## red
// color_centroid
module color_centroid
  (
    input         clk,
    input         rst,           
    input  [2:0]  rgbfilter,     
    input         new_frame_i,   
    output [14:0] orig_addr,
    input  [11:0] orig_pxl,
    output        proc_we,
    output [14:0] proc_addr,
    output [11:0] proc_pxl,
    output [7:0]  centroid,
    output        new_centroid,
    output [2:0]  proximity
  );
For scale: about 400 flip-flops, roughly 0.022 mm^2 of cells after synthesis.
Settings: LEC_CHECK=0, ABC_AREA=1, CAP_MARGIN=15, CORE_ASPECT_RATIO=1.38, CORE_MARGIN=5, CORE_UTILIZATION=54, CTS_CLUSTER_DIAMETER=100, GPL_TIMING_DRIVEN=0, MAX_ROUTING_LAYER=met5, SETUP_SLACK_MARGIN=2.98, SLEW_MARGIN=10; clock period 10.0 ns.
run.sh (not shown) runs the stock make flow with config.mk's settings and CLKGATE_MAP_FILE=.
Here is what was changed in the inputs of blue compared with red.
==> flow/config.mk <==
export PLATFORM = sky130hd
export DESIGN_NAME = color_centroid
export DESIGN_NICKNAME = color_centroid
export VERILOG_FILES = /design/flow/design.v
export SDC_FILE = /design/flow/constraint.sdc
export NUM_CORES = 4
export LEC_CHECK = 0
export CAP_MARGIN = 20
export CORE_MARGIN = 2
export CORE_UTILIZATION = 40
export SLEW_MARGIN = 20
[summary]
Final clock skew in blue is 0.0059 ns above red. In the reports for red and blue, the smaller minimum setup slack in the final design belongs to blue. Relative to red, the clock-buffer cell count measured on blue has increased by more than 10%. [blue] flip-flop and latch share of the layout cell area rose 1.6 points relative to red. For red, the capturing instance or port of the critical path was color_filter.color_threshold$_DFF_P_, unlike blue, where it was centroid_calc.centroid_o[7]$_DFFE_PP0P_. Comparing red and blue, the higher routed wire length was measured on red. red has a higher first-iteration DRC count than blue. Compared with red, blue shows global-route usage lower by 8.6 points.
Edits applied to the flow inputs when going from blue to green:
diff --git a/flow/config.mk b/flow/config.mk
--- a/flow/config.mk
+++ b/flow/config.mk
@@ -10 +10 @@
-export CORE_UTILIZATION = 40
+export CORE_UTILIZATION = 53
==> flow/constraint.sdc <==
create_clock -name core_clock -period 5.31 [get_ports {clk}]
set_input_delay 1.0620 -clock core_clock [delete_from_list [all_inputs] [get_ports {clk}]]
set_output_delay 1.0620 -clock core_clock [all_outputs]
set_load 0.01 [all_outputs]
[summary]
Wire length was higher in blue than in green.
Comparing blue and green, the lower number of tap cells inserted is on green.
Worst ir drop on vdd of green exceeds that of blue by more than 100%.
On sequential share of layout area: between blue and green, it ends up lower for blue.
Relative to green, the following input files were edited for orange:
diff --git a/flow/config.mk b/flow/config.mk
--- a/flow/config.mk
+++ b/flow/config.mk
@@ -7,0 +8 @@
+export ABC_AREA = 1
@@ -10 +11,2 @@
-export CORE_UTILIZATION = 53
+export CORE_UTILIZATION = 70
+export CTS_CLUSTER_DIAMETER = 232
==> flow/constraint.sdc <==
create_clock -name core_clock -period 5.17 [get_ports {clk}]
set_input_delay 1.0340 -clock core_clock [delete_from_list [all_inputs] [get_ports {clk}]]
set_output_delay 1.0340 -clock core_clock [all_outputs]
set_load 0.01 [all_outputs]
Notes after the runs:
orange vs green, cell count after synthesis went up by 28%. Final-stage net count grows by more than 10% when moving from green to orange. green ended up with centroid_calc.centroid_o[7]$_DFFE_PP0P_ as its end of the critical path; orange ended up with centroid_calc.centroid_o[6]$_DFFE_PP0P_. Taking green over orange, the total instance count after detailed placement ratio works out to 0.850. orange against green: area of the chip went down by 0.0085 mm^2; met1 track demand over resource went up by 11 points; area growth from synthesis to layout went down by 1.2 points; height of the die went down by 22 um. green and orange all finish clean. orange ended up with more standard cells than green. In orange the period utilization turned out 14 points lower than in green.
## Diff of input files: purple against orange
diff --git a/flow/config.mk b/flow/config.mk
--- a/flow/config.mk
+++ b/flow/config.mk
@@ -8 +7,0 @@
-export ABC_AREA = 1
@@ -11,2 +10 @@
-export CORE_UTILIZATION = 70
-export CTS_CLUSTER_DIAMETER = 232
+export CORE_UTILIZATION = 57
==> flow/constraint.sdc <==
create_clock -name core_clock -period 2.95 [get_ports {clk}]
set_input_delay 0.5900 -clock core_clock [delete_from_list [all_inputs] [get_ports {clk}]]
set_output_delay 0.5900 -clock core_clock [all_outputs]
set_load 0.01 [all_outputs]
- purple ended with less length of routed met3 wiring than orange.
- Final worst clock skew deteriorates in purple relative to orange.
- The run showing the smaller summed standard-cell area reported by yosys is purple.
- From the logs: purple reached the end of the flow and failed the layout checks with negative setup slack.
- Delta (purple minus orange): total power picked up an extra about 120%, peak ir drop on the vdd network picked up an extra about 90%.
- Diff orange -> purple: utilization now sits lower, final critical-path setup slack decreased by 2.19 ns relative to the old numbers.
- Row total power divided by cell area: purple higher / orange lower
- purple: fraction of power spent switching nets 6.3 points above orange

---

Starting RTL as in the previous note.
export LEC_CHECK = 0
export ABC_AREA = 1
export CAP_MARGIN = 20
export CORE_MARGIN = 2
export CORE_UTILIZATION = 72
export CTS_CLUSTER_DIAMETER = 32
export CTS_CLUSTER_SIZE = 15
export PLACE_DENSITY = 0.78
export SETUP_SLACK_MARGIN = 0.88
export SLEW_MARGIN = 20
create_clock -name core_clock -period 3.17 [get_ports {clk}]
The baseline failed in clock tree synthesis (4_1_cts) (DPL-0033).
Change:
Settings changed: ABC_AREA 1 to default, CORE_UTILIZATION 72 to 62, CTS_CLUSTER_DIAMETER 32 to default, CTS_CLUSTER_SIZE 15 to default, PLACE_DENSITY 0.78 to default, SETUP_SLACK_MARGIN 0.88 to default.
Clock period 3.17 ns to 5.03 ns, I/O delays scaled along.
Now the flow completed without violations.
Die size came out higher by roughly a tenth.
Synthesized cell count falls by about a fifth.
Synthesized area drops by a few percent.
Change:
Settings changed: CORE_UTILIZATION 62 to 70.
Clock period 5.03 ns to 7.55 ns, I/O delays scaled along.
Result:
- via count goes up by 2.1%
- design area goes down by 0.35%
- flip-flop count does not change
- global-route usage goes up by 3.7 points
- combinational power goes down by 32%
- count of clock-buffer cells in the layout goes down by 7
- setup slack is better by 1800 ps
- synthesized cell count stays the same
- fmax goes down by 14%
- sequential share of layout area goes up by 0.15 points
Change:
Settings changed: CORE_UTILIZATION 70 to 54, SLEW_MARGIN 20 to 35.
Clock period 7.55 ns to 10.0 ns, I/O delays scaled along.
Result: The changed run finished clean. Non-clock buffer count is higher by 3. Design area is higher by 0.59%. Setup slack improved by 2800 ps. Global-route usage is lower by 7.5 points. Wire length is lower by 0.79%. Total power is lower by 26%. Via count is lower by 4.1%. Sequential power is lower by 24%. Combinational power is lower by 23%. Utilization is lower by 18 points.

---

== wip/delta ==
color_centroid again, from the RTL that the note above started with.
==> flow/config.mk <==
export PLATFORM = sky130hd
export DESIGN_NAME = color_centroid
export DESIGN_NICKNAME = color_centroid
export VERILOG_FILES = /design/flow/design.v
export SDC_FILE = /design/flow/constraint.sdc
export NUM_CORES = 4
export LEC_CHECK = 0
export CAP_MARGIN = 20
export CORE_MARGIN = 2
export CORE_UTILIZATION = 72
export CTS_CLUSTER_DIAMETER = 358
export CTS_CLUSTER_SIZE = 83
export SETUP_SLACK_MARGIN = 0.82
export SLEW_MARGIN = 20
==> flow/constraint.sdc <==
create_clock -name core_clock -period 2.79 [get_ports {clk}]
set_input_delay 0.5580 -clock core_clock [delete_from_list [all_inputs] [get_ports {clk}]]
set_output_delay 0.5580 -clock core_clock [all_outputs]
set_load 0.01 [all_outputs]
wip/delta is listed as incomplete: the tool reported an error in 5_1_grt and the run ended there.
Here is what was changed in the inputs of wip/harbor compared with wip/delta.
Settings: changing CTS_CLUSTER_DIAMETER from 358 to 242; setting ABC_AREA to 1 for the first time; removing CTS_CLUSTER_SIZE (formerly 83); setting PLACE_DENSITY to 0.65 for the first time; removing SETUP_SLACK_MARGIN (formerly 0.82); changing the clock period (ns, I/O delays scaled along) from 2.79 to 3.25.
Notes after the runs:
Status wip/harbor: flow complete, layout not clean - setup timing. Relative to wip/delta, gate count of the mapped netlist has gone up in wip/harbor. Diff wip/delta -> wip/harbor | horizontal die dimension | up by a few percent. Diff wip/delta -> wip/harbor | area figure in the yosys stat output | up by a few percent.
Relative to wip/harbor, the following input files were edited for wip/yarrow:
Settings: PLACE_DENSITY: 0.65 -> unset; SETUP_SLACK_MARGIN: unset -> 0.82; CTS_CLUSTER_DIAMETER: 242 -> 358; CTS_CLUSTER_SIZE: unset -> 10; the clock period (ns, I/O delays scaled along): 3.25 -> 2.79.
Notes after the runs:
wip/yarrow: it failed during 5_1_grt, and the tool reported GRT-0116.
Clock buffer count from CTS, wip/harbor and wip/yarrow: smaller value in wip/harbor
Placed standard-cell area: wip/yarrow higher than wip/harbor
Buffers inserted during post-CTS setup optimization was lower in wip/harbor than in wip/yarrow.
Here is what was changed in the inputs of wip/quartz compared with wip/yarrow.
Settings: removing SETUP_SLACK_MARGIN (formerly 0.82); setting HOLD_SLACK_MARGIN to -0.09 for the first time; changing CTS_CLUSTER_DIAMETER from 358 to 309; removing CTS_CLUSTER_SIZE (formerly 10); changing the clock period (ns, I/O delays scaled along) from 2.79 to 2.97.
--- outcome ---
wip/yarrow never completed; the flow aborted with a tool error in 5_1_grt. wip/quartz finished all stages; however, its layout fails the closing checks, the failures being setup timing. Delta (wip/quartz minus wip/yarrow): global placer's final weighted congestion decreased by about 1.2% relative to the old numbers; post-cts repair resize count decreased by about 90% relative to the old numbers; count of buffers added by post-CTS timing repair for setup decreased by 108 relative to the old numbers; post-synthesis instance area closely matched the old numbers.

---

## build 37
color_centroid again, from the RTL that the note above started with.
clock: 3.12 ns
lec_check: 0
cap_margin: 20
cell_pad_in_sites_detail_placement: 1
cell_pad_in_sites_global_placement: 1
core_aspect_ratio: 0.68
core_margin: 7
core_utilization: 45
min_routing_layer: met1
slew_margin: 40
From the logs: build 37 reached the end of the flow and failed the layout checks with setup timing.
The inputs of build 79 differ from those of build 37 as listed below.
- CORE_ASPECT_RATIO no longer set, was 0.68
- CORE_MARGIN now 2, was 7
- CELL_PAD_IN_SITES_DETAIL_PLACEMENT no longer set, was 1
- SLEW_MARGIN now 20, was 40
- CORE_UTILIZATION now 40, was 45
- CELL_PAD_IN_SITES_GLOBAL_PLACEMENT no longer set, was 1
- MIN_ROUTING_LAYER no longer set, was met1
- the clock period (ns, I/O delays scaled along) now 5.31, was 3.12
Results
Number of clock buffers inserted by TritonCTS | build 79 above build 37
Build 37 has higher minimum hold slack than build 79.
Share of cell area taken by flip-flops and latches: build 79 and build 37 compared, higher one is build 79
Between build 79 and build 37, it is build 79 whose HPWL after detailed placement is lower, by about 20%.
Where final non-filler cell area is concerned, build 37 is outperformed by build 79.
Accumulated negative setup slack up 5.35 ns in build 79 wrt build 37
NOTE total length of routed met3 wires build 37->build 79 decreased by more than a quarter
Per the final summary, build 79 finished and its layout is clean on timing, DRC and antenna.
Build 79 — non-clock buffer instance count of the final layout about 70% lower, build 37 as reference
Here is what was changed in the inputs of build 66 compared with build 79.
- CAP_MARGIN changed from 20 to 0
- MAX_ROUTING_LAYER newly set to met4
- the clock period (ns, I/O delays scaled along) changed from 5.31 to 10.0
Results
As far as number of cells on the worst hold path goes, build 66 and build 79 are indistinguishable; the numbers are identical. On minimum period implied by the final worst setup slack: between build 79 and build 66, it ends up higher for build 66. Relative to build 79, the global placer's final weighted congestion measured on build 66 has increased by a few percent. Compared with build 79, build 66 shows worst-case headroom to the max-slew limit higher by 3.3 points.
> inputs changed (build 66 -> build 24)
- putting CORE_ASPECT_RATIO at 1.38 where nothing was set
- putting ABC_AREA at 0 where nothing was set
- putting SETUP_SLACK_MARGIN at 2.98 where nothing was set
- swapping 2 for 5 in CORE_MARGIN
- swapping met4 for met5 in MAX_ROUTING_LAYER
- swapping 40 for 54 in CORE_UTILIZATION
- putting TNS_END_PERCENT at 90 where nothing was set
- putting GPL_TIMING_DRIVEN at 1 where nothing was set
- putting CTS_CLUSTER_DIAMETER at 100 where nothing was set
- swapping 20 for 10 in SLEW_MARGIN
- swapping 0 for 15 in CAP_MARGIN
==> comparison <==
Taking build 66 as the reference, in build 24 per-cell routed wire length went up; sequential share of cell area went up; detailed-route wire length on metal 1 went down. Summary of build 24 over build 66: core utilization +15 points; aggregate routed wire length barely changed; number of clock buffers in the layout decreased by 1 relative to the old numbers; number of buffers inserted by port buffering was more or less identical. Count of non-CTS buffers in the layout: build 24 vs build 66 down about 2.2%. Against build 66, build 24 reports a global-route wire length before repair that is higher. Relative to build 66, share of total power in the clock network has gone down in build 24.
Modified inputs, build 17 compared to build 24
- changing TNS_END_PERCENT from 90 to 95
- setting PLACE_DENSITY_LB_ADDON to 0.17 for the first time
### Flow results
~same reported leakage power in build 24 and build 17. Build 17 vs build 24, slack of the critical path went up by 0.0062 ns. Build 24 and build 17 ended up with nearly the same sequential cell power. On peak supply drop, build 17 does worse than build 24. ~same number of nets in the final layout in build 24 and build 17. Build 17 has global-route usage below what build 24 had. In build 17 relative to build 24, number of non-clock buffers in the layout had gone down by a few percent. Build 17 vs build 24: met3 track demand over resource in global routing up.
Input changes introduced in build 87 (baseline for comparison: build 17):
- a deleted TNS_END_PERCENT that had been 95
- a change of ABC_AREA from 0 to 1
- a change of CORE_MARGIN from 5 to 2
- a change of MAX_ROUTING_LAYER from met5 to met4
- a deleted PLACE_DENSITY_LB_ADDON that had been 0.17
- a deleted GPL_TIMING_DRIVEN that had been 1
- a change of SLEW_MARGIN from 10 to 25
- a deleted CORE_ASPECT_RATIO that had been 1.38
- a change of CAP_MARGIN from 15 to 10
==> results <==
The AND-OR/OR-AND share of the synthesized area in build 87 sits 1.0 points below the value recorded for build 17.
Diff build 17 -> build 87: number of design-rule violations left by the first detailed-router iteration increased 233; pre-CTS setup slack increased 0.47 ns; smallest setup slack after layout increased 0.73 ns; number of clock buffers in the layout increased 6.5%; critical path buffer and inverter count increased 2.
No activity file was given, so power comes from the tool's default toggle rates.
